build 35:
Design top, start of the top module:
module top(input clk, por, reset, start_stop, mode, edit_shift, inc, output reg buzzer, output [0:6] seg,output [3:0] digit,output reg [4:0] mode_value);
Size in the first run: ~3000 cells after synthesis, roughly 24 I/O pins.
make LEC_CHECK=0 ABC_AREA=1 CAP_MARGIN=5 CELL_PAD_IN_SITES_GLOBAL_PLACEMENT=0 CORE_ASPECT_RATIO=0.92 CORE_MARGIN=2 CORE_UTILIZATION=72 CTS_CLUSTER_DIAMETER=26 CTS_CLUSTER_SIZE=46 GPL_ROUTABILITY_DRIVEN=1 PLACE_DENSITY_LB_ADDON=0.19 SETUP_SLACK_MARGIN=0.51 SLEW_MARGIN=40 TNS_END_PERCENT=100 finish   # period 4.21 ns
run.sh (not shown) runs the stock make flow with config.mk's settings and CLKGATE_MAP_FILE=.
The following lists how build 98 was set up differently from build 35:
- CELL_PAD_IN_SITES_GLOBAL_PLACEMENT no longer set, was 0
- CAP_MARGIN now 10, was 5
- GPL_ROUTABILITY_DRIVEN no longer set, was 1
- HOLD_SLACK_MARGIN now -0.09, previously not set
- SETUP_SLACK_MARGIN now 1.03, was 0.51
- CTS_CLUSTER_SIZE no longer set, was 46
- CORE_ASPECT_RATIO no longer set, was 0.92
- SLEW_MARGIN now 20, was 40
- CTS_CLUSTER_DIAMETER now 28, was 26
- PLACE_DENSITY_LB_ADDON now 0.21, was 0.19
- TNS_END_PERCENT no longer set, was 100
Results
- Delta (build 98 minus build 35): area of placed instances shows no meaningful change, core region area now smaller.
- Build 98 — estimated wirelength of the detail-placed design about 0.34% higher, build 35 as reference
- Re area share of fa/ha/maj cells after synthesis: no difference whatsoever between build 35 and build 98.
- Tool error ODB-0269 stopped build 98 during global routing; no final results.
- Build 98 ends up with lower routability congestion estimate than build 35 does.
- Diff build 35 -> build 98: die span in x went down by 4.0%; synthesized area per cell neither gained nor lost much; setup slack after placement went up by 82 ps; number of buffers inserted by hold repair at cts level.
- Build 35 and build 98 ended up with roughly the same overall chip area.
diff inputs: build 98 => build 2
- SETUP_SLACK_MARGIN changed from 1.03 to 0.53
- PLACE_DENSITY_LB_ADDON removed (was 0.21)
- CTS_CLUSTER_DIAMETER changed from 28 to 259
Findings:
- Build 2 ended with every stage complete and zero timing, DRC or antenna violations.
- Cell count listed in synth_stat.txt came out exactly the same in build 98 and build 2.
- Re count of distinct cell types in the synthesized netlist: no difference whatsoever between build 98 and build 2.
- The run showing the smaller number of buffers created by CTS is build 2.
- Number of levels the H-tree was split into: lower on build 2
- Post-synth design cell area delta (build 2 -> build 98): insignificant
- Going from build 98 to build 2, the post-CTS setup-driven buffer insertion count was found to have gone down by 37.
- Compared build 98 against build 2; number of placed instances, taps included within noise.
- The cell area after placement of build 98 and that of build 2 are within noise of each other.
Here is what was changed in the inputs of build 32 compared with build 2.
- a deleted HOLD_SLACK_MARGIN that had been -0.09
- a deleted ABC_AREA that had been 1
- a change of CAP_MARGIN from 10 to 20
- a deleted CTS_CLUSTER_DIAMETER that had been 259
- a deleted SETUP_SLACK_MARGIN that had been 0.53
- a change of CORE_UTILIZATION from 72 to 65
- a change of the clock period (ns, I/O delays scaled along) from 4.21 to 4.25
Findings:
No run among build 2 and build 32 stopped early or left any final violation; all are clean.
Re area fraction of clock buffers and clock inverters: build 2 and build 32 aren't equal, and the lower value belongs to build 2.
Going from build 2 to build 32, clock-buffer cell count shrank by a few percent.
Compared with build 2, in build 32 count of cells along the worst register-to-register path has decreased, final cycle utilization of the critical path has increased, vertical die dimension has increased, maximum number of pins on one net before global-route repair has increased.
Transition time at the pin with the least slew margin, build 2 and build 32: lower on build 2
Length of routed wiring on met1 in build 32 is 1.5% lower than in build 2
Build 32: sequential area share after synthesis is 1.9 points higher than what build 2 reported.
Changes observed in build 32 relative to build 2: critical path depth went down; total power after layout went down by about 15%.
Input changes introduced in build 82 (baseline for comparison: build 32):
- SETUP_SLACK_MARGIN now -0.42, previously not set
- TNS_END_PERCENT now 5, previously not set
- CORE_UTILIZATION now 66, was 65
- HOLD_SLACK_MARGIN now -0.08, previously not set
- the clock period (ns, I/O delays scaled along) now 7.0, was 4.25
Findings:
- Initial antenna violation count: build 82 vs build 32 identical
- Build 32 was larger in final cell area than build 82.
- Of the two values seen for worst setup path endpoint, seg[0] was produced by build 82 and seg[1] by build 32.
- Compared build 82 vs build 32, and first-iteration DRC count is up in build 82.
- Cmp build 82 and build 32 / total power of the final layout / lower: build 82
- Diff build 32 -> build 82 | maximum net fanout on the critical path | decrease of 7.4%
- In the reports for build 82 and build 32, the larger clock tree buffer count of the final layout belongs to build 32.
- Build 82 vs build 32, routed wire length went down by 6.4%.
- Number of nets at the end of the flow ends up higher on build 32.
- Number of standard cells in the final layout excluding fillers (build 82 vs. build 32) decreases by a few percent


top again, from the RTL that the note above started with.
Settings: LEC_CHECK=0, ABC_AREA=1, CAP_MARGIN=20, CORE_ASPECT_RATIO=0.64, CORE_MARGIN=6, CORE_UTILIZATION=40, CTS_CLUSTER_DIAMETER=320, GPL_TIMING_DRIVEN=0, MIN_ROUTING_LAYER=met2, SLEW_MARGIN=10; clock period 10.0 ns.
The starting point died in global routing (5_1_grt).
Change:
==> flow/config.mk (replaced) <==
export PLATFORM = sky130hd
export DESIGN_NAME = top
export DESIGN_NICKNAME = top
export VERILOG_FILES = /design/flow/design.v
export SDC_FILE = /design/flow/constraint.sdc
export NUM_CORES = 4
export LEC_CHECK = 0
export ABC_AREA = 0
export CAP_MARGIN = 20
export CELL_PAD_IN_SITES_GLOBAL_PLACEMENT = 2
export CORE_ASPECT_RATIO = 0.64
export CORE_MARGIN = 6
export CORE_UTILIZATION = 23
export CTS_CLUSTER_DIAMETER = 141
export GPL_TIMING_DRIVEN = 0
export HOLD_SLACK_MARGIN = 0.06
export MAX_ROUTING_LAYER = met4
export MIN_ROUTING_LAYER = met2
export SLEW_MARGIN = 40
==> flow/constraint.sdc (replaced) <==
create_clock -name core_clock -period 7.73 [get_ports {clk}]
set_input_delay 1.5460 -clock core_clock [delete_from_list [all_inputs] [get_ports {clk}]]
set_output_delay 1.5460 -clock core_clock [all_outputs]
set_load 0.01 [all_outputs]
After rerunning:
- The changed run finished with timing, DRC and antenna clean
- die size increases by well over a third
- synthesized area decreases by a few percent
- synthesized cell count decreases by about a fifth
Change:
==> flow/config.mk (replaced) <==
export PLATFORM = sky130hd
export DESIGN_NAME = top
export DESIGN_NICKNAME = top
export VERILOG_FILES = /design/flow/design.v
export SDC_FILE = /design/flow/constraint.sdc
export NUM_CORES = 4
export LEC_CHECK = 0
export ABC_AREA = 1
export CAP_MARGIN = 20
export CORE_ASPECT_RATIO = 0.64
export CORE_MARGIN = 6
export CORE_UTILIZATION = 40
export CTS_CLUSTER_DIAMETER = 320
export GPL_TIMING_DRIVEN = 0
export MAX_ROUTING_LAYER = met4
export MIN_ROUTING_LAYER = met2
export SLEW_MARGIN = 40
The changed run never finished: it broke off in global routing (5_1_grt).
Synthesized area rose by 7.1%.
Die size fell by 37%.
Synthesized cell count rose by 28%.
Change:
==> flow/config.mk (replaced) <==
export PLATFORM = sky130hd
export DESIGN_NAME = top
export DESIGN_NICKNAME = top
export VERILOG_FILES = /design/flow/design.v
export SDC_FILE = /design/flow/constraint.sdc
export NUM_CORES = 4
export LEC_CHECK = 0
export ABC_AREA = 1
export CAP_MARGIN = 20
export CORE_MARGIN = 2
export CORE_UTILIZATION = 72
export CTS_CLUSTER_DIAMETER = 259
export SLEW_MARGIN = 20
==> flow/constraint.sdc (replaced) <==
create_clock -name core_clock -period 6.66 [get_ports {clk}]
set_input_delay 1.3320 -clock core_clock [delete_from_list [all_inputs] [get_ports {clk}]]
set_output_delay 1.3320 -clock core_clock [all_outputs]
set_load 0.01 [all_outputs]
The changed run finished with timing, DRC and antenna clean; area after synthesis is unchanged; die area falls by 48%; synthesized cell count stays the same.
Change:
--- a/flow/config.mk
+++ b/flow/config.mk
@@ -6,8 +6,8 @@
 export NUM_CORES = 4
 export LEC_CHECK = 0
-export ABC_AREA = 1
 export CAP_MARGIN = 20
 export CORE_MARGIN = 2
-export CORE_UTILIZATION = 72
-export CTS_CLUSTER_DIAMETER = 259
+export CORE_UTILIZATION = 70
+export CTS_CLUSTER_DIAMETER = 27
+export SETUP_SLACK_MARGIN = 1.36
 export SLEW_MARGIN = 20
==> flow/constraint.sdc (replaced) <==
create_clock -name core_clock -period 4.58 [get_ports {clk}]
set_input_delay 0.9160 -clock core_clock [delete_from_list [all_inputs] [get_ports {clk}]]
set_output_delay 0.9160 -clock core_clock [all_outputs]
set_load 0.01 [all_outputs]
- utilization rose by 7.9 points
- setup slack gets worse by 0.53 ns
- worst hold slack stays flat
- wire length went up by roughly a tenth
- cell count goes down by about a fifth
- total power goes up by well over a third
- global-route usage went up by 5.0 points
- die size goes down by a few percent
No activity file was given, so power comes from the tool's default toggle rates.
